==> 04-03 <==
==> flow/design.v (excerpt) <==
module usb_top_level(
    input logic clk,
    input logic n_rst,
    input logic hsel,
    input logic [3:0] haddr,
    input logic [1:0] htrans,
    input logic  [1:0] hsize,
    input logic hwrite,
    input logic [31:0] hwdata,
    output logic [31:0] hrdata,
    output logic hresp,
    output logic hready,
    output logic d_mode,
    input logic d_plus_in,
    input logic d_minus_in,
    output logic d_plus_out,
    output logic d_minus_out,
    output logic [6:0] buffer_occupancy,
    output logic get_rx_data,
    output logic [3:0] tx_packet,
    output logic tx_transfer_active
);
==> flow/config.mk <==
export PLATFORM = sky130hd
export DESIGN_NAME = usb_top_level
export DESIGN_NICKNAME = usb_top_level
export VERILOG_FILES = /design/flow/design.v
export SDC_FILE = /design/flow/constraint.sdc
export NUM_CORES = 4
export LEC_CHECK = 0
export CAP_MARGIN = 20
export CORE_MARGIN = 2
export CORE_UTILIZATION = 66
export SETUP_SLACK_MARGIN = 1.17
export SLEW_MARGIN = 20
export TNS_END_PERCENT = 5
==> flow/constraint.sdc <==
create_clock -name core_clock -period 4.73 [get_ports {clk}]
set_input_delay 0.9460 -clock core_clock [delete_from_list [all_inputs] [get_ports {clk}]]
set_output_delay 0.9460 -clock core_clock [all_outputs]
set_load 0.01 [all_outputs]
run.sh (not shown) runs the stock make flow with config.mk's settings and CLKGATE_MAP_FILE=.
==> 04-06: changes against 04-03 <==
Settings changed: CORE_UTILIZATION 66 to 70, CTS_CLUSTER_SIZE from default to 20, HOLD_SLACK_MARGIN from default to 0.29, PLACE_DENSITY from default to 0.64, SETUP_SLACK_MARGIN 1.17 to 1.16, TNS_END_PERCENT 5 to default.
==> flow/constraint.sdc (replaced) <==
create_clock -name core_clock -period 4.52 [get_ports {clk}]
set_input_delay 0.9040 -clock core_clock [delete_from_list [all_inputs] [get_ports {clk}]]
set_output_delay 0.9040 -clock core_clock [all_outputs]
set_load 0.01 [all_outputs]
==> 02-25: changes against 04-03 <==
Settings changed: CORE_UTILIZATION 66 to 59, SETUP_SLACK_MARGIN 1.17 to default, TNS_END_PERCENT 5 to default.
==> flow/constraint.sdc (replaced) <==
create_clock -name core_clock -period 3.91 [get_ports {clk}]
set_input_delay 0.7820 -clock core_clock [delete_from_list [all_inputs] [get_ports {clk}]]
set_output_delay 0.7820 -clock core_clock [all_outputs]
set_load 0.01 [all_outputs]
==> 12-19: changes against 04-03 <==
Settings changed: CORE_UTILIZATION 66 to 70, CTS_CLUSTER_DIAMETER from default to 355, CTS_CLUSTER_SIZE from default to 20, SETUP_SLACK_MARGIN 1.17 to default, TNS_END_PERCENT 5 to default.
==> flow/constraint.sdc (replaced) <==
create_clock -name core_clock -period 5.26 [get_ports {clk}]
set_input_delay 1.0520 -clock core_clock [delete_from_list [all_inputs] [get_ports {clk}]]
set_output_delay 1.0520 -clock core_clock [all_outputs]
set_load 0.01 [all_outputs]
==> summary of the runs <==
04-03 completed without violations. 12-19 finished with timing, DRC and antenna clean. 04-06 died in global routing (5_1_grt) (GRT-0229). 02-25 reached the layout checks and failed them: setup timing. Against 02-25, the sequential share of layout area of 04-03 is higher by 1.3 points. Clock power: 02-25 > 04-03 > 12-19. Combinational power: 12-19 is smaller than 04-03 (15%). Worst hold slack: 12-19 > 04-03 > 02-25. The lowest clock skew belongs to 04-03, the highest to 12-19. Between 02-25 and 04-03, the lower final area is in 04-03 (gap about 3%, measured against 04-03). Final cell count: 12-19 < 04-03 < 02-25. Sequential cell count is the same in 12-19 and 04-03. The lowest routed wire length belongs to 12-19, the highest to 02-25. The lowest core utilization belongs to 02-25, the highest to 12-19.
==> figures <==
quantity	02-25	12-19	04-03	04-06
Post-CTS setup buffer count	21	0	14	37
Layout-to-synthesis area ratio	1.180x	1.085x	1.144x	-
Count of warning messages emitted by the tools	48	53	50	-
Count of plain and timing-repair buffers	500	266	342	-
Count of endpoints failing setup in the final report	2	0	0	-
Clock-net power	0.00849 W	0.00384 W	0.00685 W	-
Run status	failed layout checks	timing/DRC/antenna clean	timing/DRC/antenna clean	stopped before the end
Failing step	-	-	-	global routing (5_1_grt)
Layout check failures	setup timing	-	-	-
R2R Setup Slk	-0.05 ns	0.58 ns	0.78 ns	-
Number of multi-input combinational cells	3412	3412	3412	-
Post-CTS clock slew at the launch and capture registers of the worst setup and hold paths	0.07 ns	0.09 ns	0.06 ns	-
Part of the power in the clock network	0.318	0.230	0.319	-
Antenna Violating Nets Remaining	0	0	0	-
Clock-cell share of area	0.0607	0.0297	0.0603	-
Sum Neg Setup Slack	-0.0615 ns	0 ns	0 ns	-
Buffers & Inverters on Critical Path	6	3	3	-
Sequential fraction of design power	0.394	0.471	0.406	-
Flop share of the area	0.422	0.459	0.435	-
Number of cells on the critical path	15	11	11	-
Total cell area at the placement stage	44900 µm²	42800 µm²	43400 µm²	43600 µm²
Startpoint types	flop	flop	flop	-
Total design power	0.0267 W	0.0167 W	0.0215 W	-
Share of the clock period used by the worst path	1.01	0.959	0.838	-
Power figures rest on the tool's default switching activity, not on a simulated workload.
